== job 101 ==
==> flow/design.v (excerpt) <==
module hopselection(
clk_6M, rstz, p_033us,
regi_isMaster,
ps_pagerespTO,
fk_page,
scancase,
m_half_tslot_p,
connsnewslave, connsnewmaster,
txbit_period, rxbit_period,
fkset_p,   
psackfhs, pagetxfhs, pagetmp, pagerxackfhs ,
corre_threshold,
psrxfhs_succ_p,
psrxfhs,
pstxid,
m_tslot_p, ms_tslot_p,
ps_N_incr_p,
pageAB_2Npage_count, 
Atrain,
regi_interlace_offset, regi_page_k_nudge,
regi_AFH_mode,
regi_AFH_N, regi_AFH_channel_map,
ps, gips, is, giis, page, inquiry, mpr, spr, ir, conns,
prs_clock_frozen, prm_clock_frozen,
CLK, CLKE, CLKN, BD_ADDR,
counter_isFHS,
fk,
fk_chg_p, fk_chg_p_ff,
fk_pstxid
);
clock: 17.0 ns
lec_check: 0
cap_margin: 5
core_aspect_ratio: 0.97
core_margin: 9
core_utilization: 28
cts_cluster_diameter: 375
cts_cluster_size: 93
gpl_timing_driven: 1
max_routing_layer: met4
place_density_lb_addon: 0.2
slew_margin: 20
run.sh (not shown) runs the stock make flow with config.mk's settings and CLKGATE_MAP_FILE=.
The flow completed for job 101, but it is not clean: the layout still shows negative setup slack.
[inputs] job 102 vs job 101
- a change of CORE_UTILIZATION from 28 to 40
- a deleted PLACE_DENSITY_LB_ADDON that had been 0.2
- a deleted CTS_CLUSTER_SIZE that had been 93
- a deleted CTS_CLUSTER_DIAMETER that had been 375
- a deleted MAX_ROUTING_LAYER that had been met4
- a deleted CORE_ASPECT_RATIO that had been 0.97
- a change of CORE_MARGIN from 9 to 2
- a deleted GPL_TIMING_DRIVEN that had been 1
- a change of CAP_MARGIN from 5 to 20
- an added PLACE_DENSITY of 0.6
- a change of the clock period (ns, I/O delays scaled along) from 17.0 to 25.0
## What came out
Job 102: flow completed, timing, DRC and antenna clean
Tightest slew margin relative to the limit ends up lower on job 102.
Job 102 against job 101: cell-internal power shrank by about 50%; number of cells upsized or downsized after cts dropped 150; total core area went down; row count fell 14.
Diff job 101 -> job 102: worst setup slack after placement increased by 3.49 ns relative to the old numbers, global-route usage grew by 6.0 points, total number of nets in the final design fell 8.8%, portion of the clock cycle consumed by the worst path in the final layout -9.1 points.
Job 102: clock-buffer cell count 7 above job 101
What job 103 does differently from job 102 at the input level:
- TNS_END_PERCENT newly set to 100
- ABC_AREA newly set to 0
- SLEW_MARGIN changed from 20 to 25
- GPL_ROUTABILITY_DRIVEN newly set to 1
- MAX_ROUTING_LAYER newly set to met4
- CORE_UTILIZATION changed from 40 to 70
==> results <==
- Job 103 closes out successfully: all stages finished, all timing, DRC and antenna checks passed.
- Job 102 ended up with sky130_fd_sc_hd__fa_1 as its slowest stage cell on the critical path; job 103 ended up with sky130_fd_sc_hd__clkdlybuf4s50_1.
- In the metrics for job 103 and job 102, the one carrying the higher clock skew is job 103.
- [job 103] clock network power fell about 12% relative to job 102
- Relative to job 102, the half-perimeter wire length after detailed placement measured on job 103 has decreased slightly.
- Job 103: clock-buffer cell count lower than job 102
- Die outline area: job 103 and job 102 compared, lower one is job 103
- Job 103: final core utilization 34 points above job 102
Edits applied to the flow inputs when going from job 103 to job 104:
- setting CELL_PAD_IN_SITES_DETAIL_PLACEMENT to 1 for the first time
- changing CAP_MARGIN from 20 to 35
- changing CORE_UTILIZATION from 70 to 59
## What came out
Row standard cell core area: job 104 higher / job 103 lower. Job 104: aborted in global routing (tool error). Job 103 → job 104: floorplan utilization went down, sink count of the clock tree comparable, basic-gate share of the synthesized area counting and, or, nand and nor cells flat, synthesized chip area reported by yosys now sits at about the same level. On chip area: between job 104 and job 103, it ends up higher for job 104. Placed instance count: job 104 higher than job 103.

========
red:
Starting RTL as in the previous note.
clock: 25.0 ns
lec_check: 0
cap_margin: 20
cell_pad_in_sites_global_placement: 3
core_aspect_ratio: 0.5
core_margin: 9
core_utilization: 40
cts_cluster_diameter: 270
cts_cluster_size: 45
place_density_lb_addon: 0.3
setup_slack_margin: -1.01
slew_margin: 20
tns_end_percent: 15
diff inputs: red => blue
diff --git a/flow/config.mk b/flow/config.mk
--- a/flow/config.mk
+++ b/flow/config.mk
@@ -7,11 +7,10 @@
 export LEC_CHECK = 0
 export CAP_MARGIN = 20
-export CELL_PAD_IN_SITES_GLOBAL_PLACEMENT = 3
 export CORE_ASPECT_RATIO = 0.5
-export CORE_MARGIN = 9
-export CORE_UTILIZATION = 40
+export CORE_MARGIN = 2
+export CORE_UTILIZATION = 59
 export CTS_CLUSTER_DIAMETER = 270
 export CTS_CLUSTER_SIZE = 45
-export PLACE_DENSITY_LB_ADDON = 0.3
+export PLACE_DENSITY = 0.57
 export SETUP_SLACK_MARGIN = -1.01
 export SLEW_MARGIN = 20
Findings:
Result for red and blue: all clean. Diff red and blue: actual transition at the worst max-transition pin higher in blue. Relative to red, post-layout instance count excluding filler cells has decreased by 6.8% in blue. The highest metal layer with signal wires comes out met5 in one run and met4 in the other, namely in red and blue respectively. On cell area: blue sits below red. | number of nets produced by synthesis | red vs blue | ≈ equal |.
Here is what was changed in the inputs of green compared with blue.
==> flow/config.mk <==
export PLATFORM = sky130hd
export DESIGN_NAME = hopselection
export DESIGN_NICKNAME = hopselection
export VERILOG_FILES = /design/flow/design.v
export SDC_FILE = /design/flow/constraint.sdc
export NUM_CORES = 4
export LEC_CHECK = 0
export CAP_MARGIN = 20
export CORE_ASPECT_RATIO = 0.5
export CORE_MARGIN = 7
export CORE_UTILIZATION = 45
export CTS_CLUSTER_DIAMETER = 328
export CTS_CLUSTER_SIZE = 100
export PLACE_DENSITY_LB_ADDON = 0.3
export SLEW_MARGIN = 20
export TNS_END_PERCENT = 20
- On area taken by flip-flops and latches, green tracks blue almost exactly.
- The higher non-clock buffer count came out of green.
- Share of cell area taken by multi-input logic gates for green is lower than for blue.
The inputs of orange differ from those of green as listed below.
==> flow/config.mk <==
export PLATFORM = sky130hd
export DESIGN_NAME = hopselection
export DESIGN_NICKNAME = hopselection
export VERILOG_FILES = /design/flow/design.v
export SDC_FILE = /design/flow/constraint.sdc
export NUM_CORES = 4
export LEC_CHECK = 0
export CAP_MARGIN = 20
export CORE_ASPECT_RATIO = 0.5
export CORE_MARGIN = 2
export CORE_UTILIZATION = 40
export CTS_CLUSTER_DIAMETER = 270
export CTS_CLUSTER_SIZE = 45
export PLACE_DENSITY = 0.6
export SETUP_SLACK_MARGIN = -1.01
export SLEW_MARGIN = 20
export TNS_END_PERCENT = 15
--- outcome ---
Clock buffer count: orange vs green down 2
orange vs. green: sum of routed wire segments on met1 increased by 2.0% relative to the old numbers, critical path depth moved up.
Summary of the comparison: global-route usage is higher in orange, relative to green.
Wire length per cell of orange falls short of that of green slightly.
Power figures rest on the tool's default switching activity, not on a simulated workload.
